==> run P <==
==> flow/design.v <==
`timescale 1ns/1ps
`default_nettype none
module half_adder_1(a, b, sum, c_out);
input wire a, b;
output logic sum, c_out;
always_comb begin
  sum = a ^ b; 
  c_out = a & b;
end
endmodule
`timescale 1ns/1ps
`default_nettype none
module full_adder_1(a, b, c_in, sum, c_out);
input wire a, b, c_in;
output logic sum, c_out;
logic a_bar;
logic b_bar;
logic c_in_bar;
always_comb begin
  a_bar = ~a;
  b_bar = ~b;
  c_in_bar = ~c_in;
  sum = (a_bar & b_bar & c_in) | (a_bar & b & c_in_bar) | (a & b_bar & c_in_bar) | (a & b & c_in);
  c_out = (b & c_in) | (a & b) | (a & c_in);
end
endmodule
`timescale 1ns/1ps
`default_nettype none
module full_adder_2(a, b, sum, c_out);
input wire [1:0] a, b;
output logic [1:0] sum;
output logic c_out;
logic half_adder_1_0_c_out;
half_adder_1 HALF_ADDER_1_0 (.a(a[0]), .b(b[0]), .sum(sum[0]), .c_out(half_adder_1_0_c_out));
full_adder_1 FULL_ADDER_1_0 (.a(a[1]), .b(b[1]), .c_in(half_adder_1_0_c_out), .sum(sum[1]), .c_out(c_out));
endmodule
`timescale 1ns/1ps
`default_nettype none
module full_adder_3(a, b, c_in, sum, c_out);
input wire [2:0] a;
input wire b, c_in;
output logic [2:0] sum;
output logic c_out;
logic full_adder_1_0_c_out;
logic full_adder_1_1_c_out;
full_adder_1 FULL_ADDER_1_0 (.a(a[0]), .b(b), .c_in(c_in), .sum(sum[0]), .c_out(full_adder_1_0_c_out));
full_adder_1 FULL_ADDER_1_1 (.a(a[1]), .b(1'b0), .c_in(full_adder_1_0_c_out), .sum(sum[1]), .c_out(full_adder_1_1_c_out));
full_adder_1 FULL_ADDER_1_2 (.a(a[2]), .b(1'b0), .c_in(full_adder_1_1_c_out), .sum(sum[2]), .c_out(c_out));
endmodule
`timescale 1ns/1ps
`default_nettype none
module adder_8_1_bits(a, sum, c_out);
input wire [7:0] a;
output logic [2:0] sum;
output logic c_out;
logic full_adder_1_0_sum, full_adder_1_0_c_out, full_adder_1_1_sum, full_adder_1_1_c_out, full_adder_2_0_c_out;
logic [1:0] full_adder_2_0_sum;
full_adder_1 FULL_ADDER_1_0(.a(a[0]), .b(a[1]), .c_in(a[2]), .sum(full_adder_1_0_sum), .c_out(full_adder_1_0_c_out));
full_adder_1 FULL_ADDER_1_1(.a(a[3]), .b(a[4]), .c_in(a[5]), .sum(full_adder_1_1_sum), .c_out(full_adder_1_1_c_out));
full_adder_2 FULL_ADDER_2_0(.a({full_adder_1_0_c_out, full_adder_1_0_sum}), .b({full_adder_1_1_c_out, full_adder_1_1_sum}), .sum(full_adder_2_0_sum), .c_out(full_adder_2_0_c_out));
full_adder_3 FULL_ADDER_3_0(.a({full_adder_2_0_c_out, full_adder_2_0_sum}), .b(a[6]), .c_in(a[7]), .sum(sum), .c_out(c_out));
endmodule
`timescale 1ns/1ps
`default_nettype none
module comparator(live, neighbors, out);
input wire live;
input wire [2:0] neighbors;
output logic out;
always_comb begin
  out = (live & ~neighbors[2] & neighbors[1] & ~neighbors[0]) | (~neighbors[2] & neighbors[1] & neighbors[0]);
end
endmodule
`default_nettype none
`timescale 1ns/1ps
module conway_cell(clk, rst, ena, state_0, state_d, state_q, neighbors);
input wire clk;
input wire rst;
input wire ena;
input wire state_0;
output logic state_d;  
output logic state_q;
input wire [7:0] neighbors;
logic [2:0] sum;
logic c_out;
adder_8_1_bits ADDER_8_1(
    .a(neighbors),
    .sum(sum),
    .c_out(c_out)
    );
comparator COMPARATOR(
    .live(state_q),
    .neighbors(sum),
    .out(state_d)
    );
always_ff @(posedge clk ) begin
    if (rst == 1) begin
        state_q <= state_0;
    end
    else if (ena == 1) begin
        state_q <= state_d;
    end
end
endmodule
`timescale 1ns/1ps
module decoder_1_to_2(ena, in, out);
input wire ena;
input wire in;
output logic [1:0] out;
logic in_bar;
always_comb begin
  out[1] = in & ena;
  in_bar = ~ in;
  out[0] = in_bar & ena;
end
endmodule
`timescale 1ns/1ps
module decoder_2_to_4(ena, in, out);
input wire ena;
input wire [1:0] in;
output logic [3:0] out;
logic b_bar;
logic [1:0] decoder_0_out;
logic [1:0] decoder_1_out;
decoder_1_to_2 DECODER_0 (.ena(b_bar), .in(in[0]), .out(decoder_0_out[1:0]));
decoder_1_to_2 DECODER_1 (.ena(in[1]), .in(in[0]), .out(decoder_1_out[1:0]));
always_comb begin
    b_bar = ~ in[1];
    out[3] = decoder_1_out[1] & ena;
    out[2] = decoder_1_out[0] & ena;
    out[1] = decoder_0_out[1] & ena;
    out[0] = decoder_0_out[0] & ena;
end
endmodule
`timescale 1ns/1ps
module decoder_3_to_8(ena, in, out);
input wire ena;
input wire [2:0] in;
output logic [7:0] out;
logic c_bar;
logic [3:0] decoder_0_out;
logic [3:0] decoder_1_out;
decoder_2_to_4 DECODER_0 (.ena(c_bar), .in(in[1:0]), .out(decoder_0_out));
decoder_2_to_4 DECODER_1 (.ena(in[2]), .in(in[1:0]), .out(decoder_1_out));
always_comb begin
  c_bar = ~in[2];
  out[7] = decoder_1_out[3] & ena;
  out[6] = decoder_1_out[2] & ena;
  out[5] = decoder_1_out[1] & ena;
  out[4] = decoder_1_out[0] & ena;
  out[3] = decoder_0_out[3] & ena;
  out[2] = decoder_0_out[2] & ena;
  out[1] = decoder_0_out[1] & ena;
  out[0] = decoder_0_out[0] & ena;
end
endmodule
`default_nettype none
`timescale 1ns/1ps
module led_array_driver(ena, x, cells, rows, cols);
parameter N=8;  
parameter ROWS=N;
parameter COLS=N;
input wire ena;
input wire [$clog2(N):0] x;
input wire [N*N-1:0] cells;
output logic [N-1:0] rows;
output logic [N-1:0] cols;
initial begin
  if ((N <= 0) || (N > 8)) begin
    $error("N must be within 0 and 8.");
  end
  if (ROWS != COLS) begin
    $error("Non square led arrays are not supported. (%dx%d)", ROWS, COLS);
  end
  if (ROWS < N) begin
    $error("ROWS/COLS must be >= than the size of the Conway Grid.");
  end
end
wire [N-1:0] x_decoded;
decoder_3_to_8 COL_DECODER(ena, x[$clog2(N)-1:0], x_decoded);
always_comb begin
  cols = x_decoded;
  rows[0] = ~cells[x*ROWS];
  rows[1] = ~cells[x*ROWS + 1];
  rows[2] = ~cells[x*ROWS + 2];
  rows[3] = ~cells[x*ROWS + 3];
  rows[4] = ~cells[x*ROWS + 4];
  rows[5] = ~cells[x*ROWS + 5];
  rows[6] = ~cells[x*ROWS + 6];
  rows[7] = ~cells[x*ROWS + 7];
end
endmodule
`default_nettype none  
module main(clk, buttons, init_cells, leds, rgb, cols, rows);
parameter game_divider = 8;  
parameter display_divider = 2;  
parameter N = 8;  
parameter M = N + 2;  
initial if (N < 3) $error("N has to be >= 3 to make for interesting patterns.");
initial if (M !== (N+2)) $error("M must N+2=%d, not %d", N+2,M);  
input wire clk;
input wire [1:0] buttons;
logic rst; always_comb rst = buttons[0];  
input wire [N*N-1:0] init_cells;  
output logic [1:0] leds;
output logic [2:0] rgb;
output wire [N-1:0] cols;
output wire [N-1:0] rows;
logic [game_divider:0] game_counter;
logic [display_divider:0] display_counter;
logic rst_game; always_comb rst_game = buttons[0] | buttons[1];
logic step_game;
logic [$clog2(N):0] x;
wire [M*M-1:0] bordered_cells_q;  
wire [M*M-1:0] bordered_cells_d; 
logic [M*M-1:0] bordered_cells_0;  
logic [N*N-1:0] cells_q;  
logic [N*N-1:0] cells_0;  
always_comb begin : io_logic 
    leds[0] = buttons[0] ^ buttons[1];
    leds[1] = buttons[0] & buttons[1];
    rgb[0] = ~( buttons[0] & ~buttons[1]);
    rgb[1] = ~(~buttons[0] &  buttons[1]);
    rgb[2] = ~( buttons[0] &  buttons[1]);
end
led_array_driver #(.ROWS(N), .COLS(N), .N(N)) LED_DRIVER (
  .ena(1'b1),
  .cells(cells_q),
  .x(x),
  .rows(rows[N-1:0]),
  .cols(cols[N-1:0])
);
generate
  genvar r;
  for (r = 0; r < M; r = r + 1) begin : init_rows
    if ((r == 0) || (r == M-1)) begin : border_row
      always_comb bordered_cells_0[M*(r+1)-1:M*r] = 0;
    end else begin : inner_row
      always_comb bordered_cells_0[M*(r+1)-1:M*r] = {1'b0, init_cells[N*r-1:N*(r-1)], 1'b0};
    end
  end
endgenerate
function int cell_index(int i, int j);
  cell_index = M*j + i;
endfunction
generate
  genvar i;
  genvar j;
  for (i = 0; i < M; i = i + 1) begin : cells_x
    for (j = 0; j < M; j = j + 1) begin : cells_y
      if ( (i > 0) && (i < (M-1)) && (j > 0) && (j < (M-1)) ) begin
        conway_cell CELL(
          .clk(clk), .rst(rst_game), .ena(step_game),
          .neighbors({
            bordered_cells_q[cell_index(i-1, j-1)],
            bordered_cells_q[cell_index(i-1, j  )],
            bordered_cells_q[cell_index(i-1, j+1)],
            bordered_cells_q[cell_index(i  , j+1)],
            bordered_cells_q[cell_index(i+1, j+1)],
            bordered_cells_q[cell_index(i+1, j  )],
            bordered_cells_q[cell_index(i+1, j-1)],
            bordered_cells_q[cell_index(i  , j-1)]
          }),
          .state_0(bordered_cells_0[cell_index(i, j)]),
          .state_d(bordered_cells_d[cell_index(i, j)]),
          .state_q(bordered_cells_q[cell_index(i, j)])
        );
      end else begin  
        assign bordered_cells_q[cell_index(i,j)] = bordered_cells_0[cell_index(i,j)];
        assign bordered_cells_d[cell_index(i,j)] = 0;
      end
    end
  end
  for (i = 0; i < N; i = i + 1) begin
    always_comb begin
        cells_q[N*(i+1)-1:N*i] = bordered_cells_q[M*(i+2)-2:M*(i+1)+1];
        cells_0[N*(i+1)-1:N*i] = bordered_cells_0[M*(i+2)-2:M*(i+1)+1];
    end
  end
endgenerate
parameter faster_divider = 15;
always_ff @(posedge clk) begin : clocks_and_dividers  
  if (rst) begin
      game_counter <= 0;
      display_counter <= 0;
      x <= 0;
  end
  else begin
      if (game_counter[game_divider]) begin
        game_counter <= 0;
      end
      else begin 
        game_counter <= game_counter + 1;
      end
      if(display_counter[display_divider]) begin
        display_counter <= 0;
        if(x >= (N-1)) begin
          x <= 0;
        end
        else begin
          x <= x + 1;
        end
      end
      else begin
        display_counter <= display_counter + 1;
      end
  end
end  
always_comb step_game = game_counter[game_divider];  
endmodule
`default_nettype wire  
==> flow/run.sh <==
#!/bin/bash
# the make line also repeats each setting of config.mk as NAME=value (left out here)
make -C /OpenROAD-flow-scripts/flow DESIGN_CONFIG=/design/flow/config.mk WORK_HOME=/design/flow/orfs CLKGATE_MAP_FILE= finish
==> flow/config.mk <==
export PLATFORM = sky130hd
export DESIGN_NAME = main
export DESIGN_NICKNAME = main
export VERILOG_FILES = /design/flow/design.v
export SDC_FILE = /design/flow/constraint.sdc
export NUM_CORES = 4
export LEC_CHECK = 0
export ABC_AREA = 1
export CAP_MARGIN = 20
export CORE_MARGIN = 2
export CORE_UTILIZATION = 40
export CTS_CLUSTER_DIAMETER = 379
export CTS_CLUSTER_SIZE = 13
export HOLD_SLACK_MARGIN = -0.1
export PLACE_DENSITY_LB_ADDON = 0.03
export SLEW_MARGIN = 0
==> flow/constraint.sdc <==
create_clock -name core_clock -period 7.0 [get_ports {clk}]
set_input_delay 1.4000 -clock core_clock [delete_from_list [all_inputs] [get_ports {clk}]]
set_output_delay 1.4000 -clock core_clock [all_outputs]
set_load 0.01 [all_outputs]
==> run G (differences from run P) <==
==> flow/config.mk (replaced) <==
export PLATFORM = sky130hd
export DESIGN_NAME = main
export DESIGN_NICKNAME = main
export VERILOG_FILES = /design/flow/design.v
export SDC_FILE = /design/flow/constraint.sdc
export NUM_CORES = 4
export LEC_CHECK = 0
export CAP_MARGIN = 20
export CORE_MARGIN = 2
export CORE_UTILIZATION = 72
export CTS_CLUSTER_DIAMETER = 205
export PLACE_DENSITY_LB_ADDON = 0.03
export SLEW_MARGIN = 20
==> flow/constraint.sdc (replaced) <==
create_clock -name core_clock -period 4.52 [get_ports {clk}]
set_input_delay 0.9040 -clock core_clock [delete_from_list [all_inputs] [get_ports {clk}]]
set_output_delay 0.9040 -clock core_clock [all_outputs]
set_load 0.01 [all_outputs]
==> run H (differences from run P) <==
==> flow/config.mk (replaced) <==
export PLATFORM = sky130hd
export DESIGN_NAME = main
export DESIGN_NICKNAME = main
export VERILOG_FILES = /design/flow/design.v
export SDC_FILE = /design/flow/constraint.sdc
export NUM_CORES = 4
export LEC_CHECK = 0
export CAP_MARGIN = 20
export CORE_MARGIN = 2
export CORE_UTILIZATION = 70
export CTS_CLUSTER_SIZE = 41
export SLEW_MARGIN = 20
==> flow/constraint.sdc (replaced) <==
create_clock -name core_clock -period 3.28 [get_ports {clk}]
set_input_delay 0.6560 -clock core_clock [delete_from_list [all_inputs] [get_ports {clk}]]
set_output_delay 0.6560 -clock core_clock [all_outputs]
set_load 0.01 [all_outputs]
==> impl_metrics.toml <==
# generated from flow reports
[yosys]
yosys_cells = 1276

[status]
status = "no timing/DRC/antenna violations"

[finish]
area_growth_pct = 12.6
inverters = 353

[grt]
use_met3_pct = 1.92

[floorplanning]
core_sq_mm = 0.0295

[setup_path]
startpoint = "buttons[0]"
[end of results for run P]
==> impl_metrics.toml <==
# generated from flow reports
[status]
status = "no timing/DRC/antenna violations"

[finish]
inverters = 370
area_growth_pct = 15.9
final.clkbuf_count = 10

[setup_path]
startpoint = "x[1]"

[yosys]
yosys_cells = 1132

[grt]
grt_usage_pct = 31.1
use_met3_pct = 2.59

[floorplanning]
core_sq_mm = 0.0166
[end of results for run H]
==> impl_metrics.toml <==
# generated from flow reports
[status]
status = "no timing/DRC/antenna violations"

[yosys]
yosys_cells = 1132
enable_flop_cells = 64

[finish]
inverters = 370
area_growth_pct = 11.4
layout.nonclk_buf_share_pct = 6.94

[setup_path]
crit_path_max_fanout = 15
critPathTopFamily = "flip-flops"
startpoint = "x[2]"

[grt]
use_met3_pct = 2.84
grt_pass1_wl_mm = 40.5

[drt]
drtAntennaViolNets = 0
[end of results for run G]
